==> 03-25: inputs <==
==> flow/design.v <==
module Decoder (
input  wire [1:0] IN ,
output reg  [3:0] OUT
);
always @(*)
  begin
  OUT = 4'b0000 ;
    case (IN)
     2'b00 : OUT = 4'b0001 ;
     2'b01 : OUT = 4'b0010 ;          
     2'b10 : OUT = 4'b0100 ;     
     2'b11 : OUT = 4'b1000 ;     
   endcase
 end 
 endmodule
module ARITHMETIC_UNIT 
#( parameter IN_DATA_WIDTH = 16,
             OUT_DATA_WIDTH = 16
)
(
input  wire [IN_DATA_WIDTH-1:0]   A   ,
input  wire [IN_DATA_WIDTH-1:0]   B   ,
input  wire [1:0]                 ALU_FUNC ,
input  wire                       CLK ,
input  wire                       Arith_enable ,
output reg                        Carry_OUT,
output reg [OUT_DATA_WIDTH-1:0]   Arith_OUT,
output reg                        Arith_Flag
);
reg [OUT_DATA_WIDTH-1:0]  Arith_OUT_comb  ;
reg                       Arith_Flag_comb ;
wire                      Carry_OUT_comb  ;
always @ (posedge CLK)
 begin 
   Arith_OUT <= Arith_OUT_comb ;
   Carry_OUT <= Carry_OUT_comb ;
   Arith_Flag <= Arith_Flag_comb ;
	end
always @ (*)
 begin 
    Arith_OUT_comb = 1'b0 ;
    Arith_Flag_comb = 1'b0 ;
	if(Arith_enable)
      case (ALU_FUNC)
      2'b00 : begin
              Arith_OUT_comb = A + B ;
              Arith_Flag_comb = 1'b1 ;              
		      end
      2'b01 : begin
              Arith_OUT_comb = A - B ;
              Arith_Flag_comb = 1'b1 ;           
		      end
      2'b10 : begin
              Arith_OUT_comb = A * B ;
              Arith_Flag_comb = 1'b1 ;           
		      end
      2'b11 : begin
              Arith_OUT_comb = (B == 0) ? {IN_DATA_WIDTH{1'b1}} : A / B ;   
              Arith_Flag_comb = 1'b1 ;           
		      end
      endcase
	else
	 begin
      Arith_OUT_comb = 'b0 ;
      Arith_Flag_comb = 1'b0 ;
     end
 end
assign Carry_OUT_comb = Arith_OUT_comb [IN_DATA_WIDTH] ;
 endmodule
module LOGIC_UNIT 
#( parameter IN_DATA_WIDTH = 16 ,
             OUT_DATA_WIDTH = 16
)
(
input  wire [IN_DATA_WIDTH-1:0]  A   ,
input  wire [IN_DATA_WIDTH-1:0]  B   ,
input  wire [1:0]                ALU_FUNC ,
input  wire                      CLK ,
input  wire                      Logic_enable ,
output reg [OUT_DATA_WIDTH-1:0]  Logic_OUT,
output reg                       Logic_Flag
);
reg [OUT_DATA_WIDTH-1:0]  Logic_OUT_comb  ;
reg                       Logic_Flag_comb ;
always @ (posedge CLK)
 begin 
   Logic_OUT  <= Logic_OUT_comb ;
   Logic_Flag <= Logic_Flag_comb ;
	end
always @ (*)
 begin 
    Logic_OUT_comb = 1'b0 ;
    Logic_Flag_comb = 1'b0 ;
	if(Logic_enable)
      case (ALU_FUNC)
      2'b00 : begin
              Logic_OUT_comb = A & B ;
              Logic_Flag_comb = 1'b1 ;              
		      end
      2'b01 : begin
              Logic_OUT_comb = A | B ;
              Logic_Flag_comb = 1'b1 ;           
		      end
      2'b10 : begin
              Logic_OUT_comb = ~(A & B) ;
              Logic_Flag_comb = 1'b1 ;           
		      end
      2'b11 : begin
              Logic_OUT_comb = ~(A | B) ;
              Logic_Flag_comb = 1'b1 ;           
		      end
      endcase
	else
	 begin
      Logic_OUT_comb = 1'b0 ;
      Logic_Flag_comb = 1'b0 ;
     end
 end
 endmodule
module SHIFT_UNIT 
#( parameter IN_DATA_WIDTH = 16 ,
             OUT_DATA_WIDTH = 16
)
(
input  wire [IN_DATA_WIDTH-1:0]  A   ,
input  wire [IN_DATA_WIDTH-1:0]  B   ,
input  wire [1:0]                ALU_FUNC ,
input  wire                      CLK ,
input  wire                      Shift_enable ,
output reg  [OUT_DATA_WIDTH-1:0] Shift_OUT,
output reg                       Shift_Flag
);
reg [OUT_DATA_WIDTH-1:0]  Shift_OUT_comb  ;
reg                       Shift_Flag_comb ;
always @ (posedge CLK)
 begin 
   Shift_OUT  <= Shift_OUT_comb ;
   Shift_Flag <= Shift_Flag_comb ;
	end
always @ (*)
 begin 
    Shift_OUT_comb = 1'b0 ;
    Shift_Flag_comb = 1'b0 ;
	if(Shift_enable)
      case (ALU_FUNC)
      2'b00 : begin
              Shift_OUT_comb = A >> 1  ;
              Shift_Flag_comb = 1'b1 ;              
		      end
      2'b01 : begin
              Shift_OUT_comb = A << 1 ;
              Shift_Flag_comb = 1'b1 ;           
		      end
      2'b10 : begin
              Shift_OUT_comb = B >> 1 ;
              Shift_Flag_comb = 1'b1 ;           
		      end
      2'b11 : begin
              Shift_OUT_comb = B << 1 ;
              Shift_Flag_comb = 1'b1 ;           
		      end
      endcase
	else
	 begin
      Shift_OUT_comb = 1'b0 ;
      Shift_Flag_comb = 1'b0 ;
     end
 end
 endmodule
module CMP_UNIT 
#( parameter IN_DATA_WIDTH  = 16,
             OUT_DATA_WIDTH = 16
)
(
input  wire [IN_DATA_WIDTH-1:0]   A   ,
input  wire [IN_DATA_WIDTH-1:0]   B   ,
input  wire [1:0]                 ALU_FUNC ,
input  wire                       CLK ,
input  wire                       CMP_enable ,
output reg  [OUT_DATA_WIDTH-1:0]  CMP_OUT ,
output reg                        CMP_Flag
);
reg [OUT_DATA_WIDTH-1:0]  CMP_OUT_comb  ;
reg                       CMP_Flag_comb ;
always @ (posedge CLK)
 begin 
   CMP_OUT  <= CMP_OUT_comb ;
   CMP_Flag <= CMP_Flag_comb ;
	end
always @ (*)
 begin 
    CMP_OUT_comb = 1'b0 ;
    CMP_Flag_comb = 1'b0 ;
	if(CMP_enable)
      case (ALU_FUNC)
      2'b00 : begin
              CMP_OUT_comb = 'b0  ;
              CMP_Flag_comb = 1'b1 ;              
		      end
      2'b01 : begin
              CMP_Flag_comb = 1'b1 ;  
              if (A==B)
                CMP_OUT_comb = 'b1;
              else
                CMP_OUT_comb = 'b0;			  
		      end
      2'b10 : begin
              CMP_Flag_comb = 1'b1 ;  
              if (A>B)
                CMP_OUT_comb = 'b10;
              else
                CMP_OUT_comb = 'b0;			  
		      end
      2'b11 : begin
              CMP_Flag_comb = 1'b1 ; 
              if (A<B)
                CMP_OUT_comb = 'b11;
              else
                CMP_OUT_comb = 'b0;			  
		      end
      endcase
	else
	 begin
      CMP_OUT_comb = 'b0 ;
      CMP_Flag_comb = 1'b0 ;
     end
 end
 endmodule
module ALU_TOP 
#( parameter OP_DATA_WIDTH = 16 ,
             Arith_OUT_WIDTH = OP_DATA_WIDTH + OP_DATA_WIDTH ,            
             Logic_OUT_WIDTH = OP_DATA_WIDTH ,
             Shift_OUT_WIDTH = OP_DATA_WIDTH ,
             CMP_OUT_WIDTH = 3 
)
(
input  wire [OP_DATA_WIDTH-1:0]    A   ,
input  wire [OP_DATA_WIDTH-1:0]    B   ,
input  wire [3:0]                  ALU_FUNC ,
input  wire                        CLK ,
output wire [Arith_OUT_WIDTH-1:0]  Arith_OUT,
output wire                        Carry_OUT,
output wire                        Arith_Flag,
output wire [Logic_OUT_WIDTH-1:0]  Logic_OUT,
output wire                        Logic_Flag,
output wire [Shift_OUT_WIDTH-1:0]  Shift_OUT,
output wire                        Shift_Flag,
output wire [CMP_OUT_WIDTH-1:0]    CMP_OUT,
output wire                        CMP_Flag
);
wire                  CMP_enable ;
wire                  Shift_enable ;
wire                  Logic_enable ;
wire                  Arith_enable ;
Decoder U0 (
.IN(ALU_FUNC[3:2]),
.OUT({Shift_enable,CMP_enable,Logic_enable,Arith_enable})
);
ARITHMETIC_UNIT # ( .IN_DATA_WIDTH(OP_DATA_WIDTH), .OUT_DATA_WIDTH(Arith_OUT_WIDTH)) U0_ARITHMETIC_UNIT (
.A(A),
.B(B),
.ALU_FUNC(ALU_FUNC[1:0]),
.CLK(CLK),
.Arith_enable(Arith_enable),
.Arith_OUT(Arith_OUT),
.Carry_OUT(Carry_OUT),
.Arith_Flag(Arith_Flag)
);
LOGIC_UNIT # ( .IN_DATA_WIDTH(OP_DATA_WIDTH), .OUT_DATA_WIDTH(Logic_OUT_WIDTH)) U0_LOGIC_UNIT (
.A(A),
.B(B),
.ALU_FUNC(ALU_FUNC[1:0]),
.CLK(CLK),
.Logic_enable(Logic_enable),
.Logic_OUT(Logic_OUT),
.Logic_Flag(Logic_Flag)
);
SHIFT_UNIT # ( .IN_DATA_WIDTH(OP_DATA_WIDTH), .OUT_DATA_WIDTH(Shift_OUT_WIDTH)) U0_SHIFT_UNIT (
.A(A),
.B(B),
.ALU_FUNC(ALU_FUNC[1:0]),
.CLK(CLK),
.Shift_enable(Shift_enable),
.Shift_OUT(Shift_OUT),
.Shift_Flag(Shift_Flag)
);
CMP_UNIT # ( .IN_DATA_WIDTH(OP_DATA_WIDTH), .OUT_DATA_WIDTH(CMP_OUT_WIDTH)) U0_CMP_UNIT (
.A(A),
.B(B),
.ALU_FUNC(ALU_FUNC[1:0]),
.CLK(CLK),
.CMP_enable(CMP_enable),
.CMP_OUT(CMP_OUT),
.CMP_Flag(CMP_Flag)
);
endmodule
==> flow/run.sh <==
#!/bin/bash
# the make line also repeats each setting of config.mk as NAME=value (left out here)
make -C /OpenROAD-flow-scripts/flow DESIGN_CONFIG=/design/flow/config.mk WORK_HOME=/design/flow/orfs CLKGATE_MAP_FILE= finish
==> flow/config.mk <==
export PLATFORM = sky130hd
export DESIGN_NAME = ALU_TOP
export DESIGN_NICKNAME = ALU_TOP
export VERILOG_FILES = /design/flow/design.v
export SDC_FILE = /design/flow/constraint.sdc
export NUM_CORES = 4
export LEC_CHECK = 0
export ABC_AREA = 1
export CAP_MARGIN = 20
export CELL_PAD_IN_SITES_DETAIL_PLACEMENT = 0
export CORE_ASPECT_RATIO = 1.53
export CORE_MARGIN = 7
export CORE_UTILIZATION = 46
export CTS_CLUSTER_DIAMETER = 129
export CTS_CLUSTER_SIZE = 86
export GPL_TIMING_DRIVEN = 0
export MAX_ROUTING_LAYER = met4
export PLACE_DENSITY = 0.55
export SLEW_MARGIN = 40
export TNS_END_PERCENT = 90
==> flow/constraint.sdc <==
create_clock -name core_clock -period 105.0 [get_ports {CLK}]
set_input_delay 21.0000 -clock core_clock [delete_from_list [all_inputs] [get_ports {CLK}]]
set_output_delay 21.0000 -clock core_clock [all_outputs]
set_load 0.01 [all_outputs]
==> 03-11 (differences from 03-25) <==
CAP_MARGIN = 0   (was 20)
CELL_PAD_IN_SITES_DETAIL_PLACEMENT = unset   (was 0)
CELL_PAD_IN_SITES_GLOBAL_PLACEMENT = 2   (was unset)
CORE_ASPECT_RATIO = unset   (was 1.53)
CORE_MARGIN = 2   (was 7)
CORE_UTILIZATION = 40   (was 46)
CTS_CLUSTER_DIAMETER = 159   (was 129)
CTS_CLUSTER_SIZE = unset   (was 86)
HOLD_SLACK_MARGIN = 0.2   (was unset)
PLACE_DENSITY = unset   (was 0.55)
SETUP_SLACK_MARGIN = 5.0   (was unset)
SLEW_MARGIN = 20   (was 40)
TNS_END_PERCENT = 5   (was 90)
==> flow/constraint.sdc (replaced) <==
create_clock -name core_clock -period 78.0 [get_ports {CLK}]
set_input_delay 15.6000 -clock core_clock [delete_from_list [all_inputs] [get_ports {CLK}]]
set_output_delay 15.6000 -clock core_clock [all_outputs]
set_load 0.01 [all_outputs]
==> comparison table <==
| item | 03-25 | 03-11 |
|---|---|---|
| Result of the run | no timing/DRC/antenna violations | failed layout checks |
| Reasons for failing layout checks | - | negative setup slack |
| Crit path depth | 668 | 672 |
| Clock network contribution to total cell area | 0.660% | 0.564% |
| Vias | 37300 | 41600 |
| Post-DP Area | 38400 µm² | 39500 µm² |
| Met1 track utilization from global routing | 31.1% | 38.9% |
| Buffers outside the clock class | 552 | 1491 |
| Antenna violations before repair | 4 | 1 |
| Die height | 359 µm | 303 µm |
| Count of fill cells added during filler insertion | 7921 | 8447 |
| Vias per std cell | 5.25 | 5.08 |
| Postcts setup bufs | 78 | 881 |
| Final design area excluding fillers | 43400 µm² | 53100 µm² |
| Length of routed wiring on met1 | 48700 µm | 63700 µm |
| Weighted congestion at the end of routability-driven global placement | 0.983 | 0.966 |
| Chip area | 86200 µm² | 92100 µm² |
| Total met2 wirelength after detailed routing | 63400 µm | 69200 µm |
| Width of the chip | 240 µm | 303 µm |
| Iteration count of the initial detailed-routing pass | 5 | 6 |
| Setup_tns | 0 ns | -41.11 ns |
| Maximum number of pins on one net before global-route repair | 38 | 25 |
| Bufs and invs on worst path | 180 | 309 |
| Multi-input logic area | 31500 µm² | 33300 µm² |

========
==> build 46 <==
Starts from the design.v that is shown in full above.
Settings: LEC_CHECK=0, CAP_MARGIN=5, CORE_MARGIN=2, CORE_UTILIZATION=72, CTS_CLUSTER_DIAMETER=355, CTS_CLUSTER_SIZE=36, HOLD_SLACK_MARGIN=-0.1, SLEW_MARGIN=20; clock period 74.3 ns.
run.sh (not shown) runs the stock make flow with config.mk's settings and CLKGATE_MAP_FILE=.
==> trial 83: changes against build 46 <==
==> flow/config.mk (replaced) <==
export PLATFORM = sky130hd
export DESIGN_NAME = ALU_TOP
export DESIGN_NICKNAME = ALU_TOP
export VERILOG_FILES = /design/flow/design.v
export SDC_FILE = /design/flow/constraint.sdc
export NUM_CORES = 4
export LEC_CHECK = 0
export CAP_MARGIN = 0
export CORE_MARGIN = 2
export CORE_UTILIZATION = 70
export CTS_CLUSTER_DIAMETER = 203
export CTS_CLUSTER_SIZE = 38
export MAX_ROUTING_LAYER = met4
export MIN_ROUTING_LAYER = met1
export SETUP_SLACK_MARGIN = 0.1
export SLEW_MARGIN = 20
export TNS_END_PERCENT = 80
==> flow/constraint.sdc (replaced) <==
create_clock -name core_clock -period 93.2 [get_ports {CLK}]
set_input_delay 18.6400 -clock core_clock [delete_from_list [all_inputs] [get_ports {CLK}]]
set_output_delay 18.6400 -clock core_clock [all_outputs]
set_load 0.01 [all_outputs]
==> results <==
|  | trial 83 | build 46 |
|---|---|---|
| Result of the run | did not finish | did not finish |
| Stage where the flow stopped | 5_1_grt | 3_5_place_dp |
| Floorplan die width | 224 um | 221 um |
| Average size of a mapped cell | 7.49 um^2 | 7.49 um^2 |
| Pre-placement core utilization | 0.710 | 0.728 |
| RePlAce Congestion | 1.10 | 1.11 |
| Largest area contributor in the netlist | ha_1 | ha_1 |
| Total I/O pin count | 109 | 109 |
| Full die area | 50200 um^2 | 48900 um^2 |
| Number of enable flip-flop cells | 0 | 0 |
| Die y size | 224 um | 221 um |
| Yosys cell types | 129 | 129 |
| Row count | 80 | 79 |
| Placeable core area | 47700 um^2 | 46600 um^2 |
| Most common flop cell mapped by yosys | dfxtp_1 | dfxtp_1 |

========
==> run a <==
// ALU_TOP: RTL as listed in full above, without the edits since
==> flow/config.mk <==
export PLATFORM = sky130hd
export DESIGN_NAME = ALU_TOP
export DESIGN_NICKNAME = ALU_TOP
export VERILOG_FILES = /design/flow/design.v
export SDC_FILE = /design/flow/constraint.sdc
export NUM_CORES = 4
export LEC_CHECK = 0
export ABC_AREA = 1
export CAP_MARGIN = 40
export CORE_MARGIN = 2
export CORE_UTILIZATION = 72
export CTS_CLUSTER_DIAMETER = 395
export CTS_CLUSTER_SIZE = 98
export PLACE_DENSITY = 0.43
export SLEW_MARGIN = 20
==> flow/constraint.sdc <==
create_clock -name core_clock -period 122.0 [get_ports {CLK}]
set_input_delay 24.4000 -clock core_clock [delete_from_list [all_inputs] [get_ports {CLK}]]
set_output_delay 24.4000 -clock core_clock [all_outputs]
set_load 0.01 [all_outputs]
==> run b: changes against run a <==
ABC_AREA = not set   (was 1)
CAP_MARGIN = 20   (was 40)
CORE_UTILIZATION = 40   (was 72)
CTS_CLUSTER_DIAMETER = not set   (was 395)
CTS_CLUSTER_SIZE = not set   (was 98)
PLACE_DENSITY = not set   (was 0.43)
==> comparison table <==
item                                                                   run a                   run b
Data arrival time of the worst path                                111.97 ns               115.02 ns
GR Util All Layers                                                    41.37%                  25.11%
Share of the synthesized area in the top cell type                    19.05%                  20.14%
MI comb cells                                                          4,359                   3,955
Router iterations before antenna repair                                    7                       5
Count of inserted tapcells                                               664                   1,134
Hold path start                                                  ALU_FUNC[3]             ALU_FUNC[0]
Setup Slack @ Placement                                             2.877 ns                1.578 ns
Fmax                                                               8.949 MHz               8.715 MHz
Met2 track demand over resource in global routing                     67.49%                  39.97%
Met1 usage in global routing                                          51.55%                  35.88%
Wire length per cell after detailed routing                    17.00 microns           19.31 microns
Final hold slack                                                    24.69 ns                24.51 ns
Run status                                                    finished clean          finished clean
Hold endpoint                                           U0_CMP_UNIT.CMP_Flag  U0_CMP_UNIT.CMP_OUT[0]
Number of buffers and inverters on the critical path                     142                      17
Area share of fa/ha/maj cells after synthesis                         29.99%                  31.74%
Inverter count of the layout excluding clock inverters                 1,099                     359
Distinct cell type count of the synthesized netlist                       69                     129
